Setup of job 5444:
Design MOTOR_TOP, start of the top module:
module MOTOR_TOP#(   
    parameter C_AXI_ID_WIDTH       = 4,         
    parameter C_AXI_ADDR_WIDTH     = 16,        
    parameter C_AXI_DATA_WIDTH     = 64,        
    parameter C_AXI_NBURST_SUPPORT = 1'b0,      
    parameter C_AXI_BURST_TYPE     = 2'b00,     
    parameter WATCH_DOG_WIDTH      = 12,         
    parameter C_ADDR_SUMOFFSET     =   32'h0000_1000,
    parameter C_ADDR_MOTOR2ETH     =   32'h0000_0000,       
    parameter C_ADDR_ETH2MOTOR     =   32'hE000_0000    
)(    
    input                               sys_clk,
    input                               sys_rst,
   	output                            	saxi_wready,  
   	input [C_AXI_ID_WIDTH-1:0]        	saxi_wid,     
   	input [C_AXI_ADDR_WIDTH-1:0]      	saxi_waddr,   
   	input [7:0]                       	saxi_wlen,    
   	input [2:0]                       	saxi_wsize,   
   	input [1:0]                       	saxi_wburst,  
   	input [1:0]                       	saxi_wlock,   
   	input [3:0]                       	saxi_wcache,  
   	input [2:0]                       	saxi_wprot,   
   	input                             	saxi_wvalid,  
   	output                            	saxi_wd_wready,   
   	input [C_AXI_DATA_WIDTH-1:0]      	saxi_wd_wdata,     
   	input [C_AXI_DATA_WIDTH/8-1:0]    	saxi_wd_wstrb,     
   	input                             	saxi_wd_wlast,     
   	input                             	saxi_wd_wvalid,    
  ...
Settings: LEC_CHECK=0, ABC_AREA=1, CAP_MARGIN=20, CORE_ASPECT_RATIO=1.45, CORE_MARGIN=2, CORE_UTILIZATION=70, CTS_CLUSTER_DIAMETER=42, CTS_CLUSTER_SIZE=16, GPL_ROUTABILITY_DRIVEN=1, MIN_ROUTING_LAYER=met1, PLACE_DENSITY_LB_ADDON=0.27, SETUP_SLACK_MARGIN=0.65, SLEW_MARGIN=20; clock period 4.82 ns.
run.sh (not shown) runs the stock make flow with config.mk's settings and CLKGATE_MAP_FILE=.
--- input diff job 5444..job 4821 ---
==> flow/config.mk <==
export PLATFORM = sky130hd
export DESIGN_NAME = MOTOR_TOP
export DESIGN_NICKNAME = MOTOR_TOP
export VERILOG_FILES = /design/flow/design.v
export SDC_FILE = /design/flow/constraint.sdc
export NUM_CORES = 4
export LEC_CHECK = 0
export CAP_MARGIN = 20
export CORE_MARGIN = 2
export CORE_UTILIZATION = 59
export SLEW_MARGIN = 20
==> flow/constraint.sdc <==
create_clock -name core_clock -period 11.0 [get_ports {sys_clk}]
set_input_delay 2.2000 -clock core_clock [delete_from_list [all_inputs] [get_ports {sys_clk}]]
set_output_delay 2.2000 -clock core_clock [all_outputs]
set_load 0.01 [all_outputs]
--- outcome ---
Final wirelength: lower on job 4821
Job 4821: final-layout worst hold slack higher than job 5444
Per the comparison of job 4821 with job 5444, setup slack increased by 1.35 ns relative to the old numbers; final non-filler cell area decreased by 7.1% relative to the old numbers.
Setup changes, job 4821 to job 8584
-- flow/config.mk --
<<< job 4821, line 8
export CAP_MARGIN = 20
export CORE_MARGIN = 2
export CORE_UTILIZATION = 59
export SLEW_MARGIN = 20
>>> job 8584, line 8
export CAP_MARGIN = 20
export CORE_MARGIN = 2
export CORE_UTILIZATION = 17
export SLEW_MARGIN = 20
==> flow/constraint.sdc <==
create_clock -name core_clock -period 14.8 [get_ports {sys_clk}]
set_input_delay 2.9600 -clock core_clock [delete_from_list [all_inputs] [get_ports {sys_clk}]]
set_output_delay 2.9600 -clock core_clock [all_outputs]
set_load 0.01 [all_outputs]
### Flow results
Summary — total power, job 8584 relative to job 4821: lower, by 21%. ~same relative contribution of combinational cells to total power in job 8584 and job 4821. Relative area change from synthesis to final layout on job 8584 is up relative to job 4821. On clock network latency to the later pin of the worst-skew pair, job 8584 and job 4821 are neck and neck. Note that the die size recorded for job 4821 amounts to 0.29 times the value seen in job 8584. Comparing job 8584 with job 4821, the logic area came out essentially unchanged.

---

MOTOR_TOP again, from the RTL that the note above started with.
clock: 7.72 ns
lec_check: 0
abc_area: 1
cap_margin: 20
core_margin: 2
core_utilization: 66
cts_cluster_size: 99
slew_margin: 20
The starting point completed with no timing, DRC or antenna violations.
Next try:
--- a/flow/config.mk
+++ b/flow/config.mk
@@ -8 +7,0 @@
-export ABC_AREA = 1
@@ -11 +10 @@
-export CORE_UTILIZATION = 66
+export CORE_UTILIZATION = 72
==> flow/constraint.sdc (replaced) <==
create_clock -name core_clock -period 13.4 [get_ports {sys_clk}]
set_input_delay 2.6800 -clock core_clock [delete_from_list [all_inputs] [get_ports {sys_clk}]]
set_output_delay 2.6800 -clock core_clock [all_outputs]
set_load 0.01 [all_outputs]
Effect:
- The changed run completed with no timing, DRC or antenna violations
- via count is lower by 15%
- cell area falls by 6.1%
- synthesized cell count fell by 21%
- routed wire length went down by 13%
- core utilization goes up by 7.6 points
- sequential power goes down by 44%
- final cell count drops by 19%
- register-to-register slack improves by 3000 ps
- worst setup slack gets better by 1600 ps
- clock power decreases by 44%
Next try:
--- a/flow/config.mk
+++ b/flow/config.mk
@@ -10,2 +10 @@
-export CORE_UTILIZATION = 72
-export CTS_CLUSTER_SIZE = 99
+export CORE_UTILIZATION = 54
==> flow/constraint.sdc (replaced) <==
create_clock -name core_clock -period 9.95 [get_ports {sys_clk}]
set_input_delay 1.9900 -clock core_clock [delete_from_list [all_inputs] [get_ports {sys_clk}]]
set_output_delay 1.9900 -clock core_clock [all_outputs]
set_load 0.01 [all_outputs]
Sequential share of layout area is lower by 0.33 points.
First-iteration DRC count is lower by a quarter to a third.
Worst setup slack loses 1000 ps.
Global-route usage falls by 7.5 points.
Clock skew decreases by 12 ps.
Clock-buffer cell count climbs by 9.
Wire length climbs slightly.
Sequential cell count does not change.
Next try:
--- a/flow/config.mk
+++ b/flow/config.mk
@@ -10 +10 @@
-export CORE_UTILIZATION = 54
+export CORE_UTILIZATION = 40
==> flow/constraint.sdc (replaced) <==
create_clock -name core_clock -period 5.62 [get_ports {sys_clk}]
set_input_delay 1.1240 -clock core_clock [delete_from_list [all_inputs] [get_ports {sys_clk}]]
set_output_delay 1.1240 -clock core_clock [all_outputs]
set_load 0.01 [all_outputs]
Outcome:
- global-route usage falls by 6.5 points
- wire length is higher by about 2%
- design area increases by 2.6%
- worst setup slack gets worse by 1100 ps
- critical path depth does not change
- clock-buffer cell count goes up by 3
- die size rose by about 34%
- power came out higher by 92%
- cell count is higher by about 6%
- sequential power rose by 78%
- synthesized area is unchanged
No activity file was given, so power comes from the tool's default toggle rates.
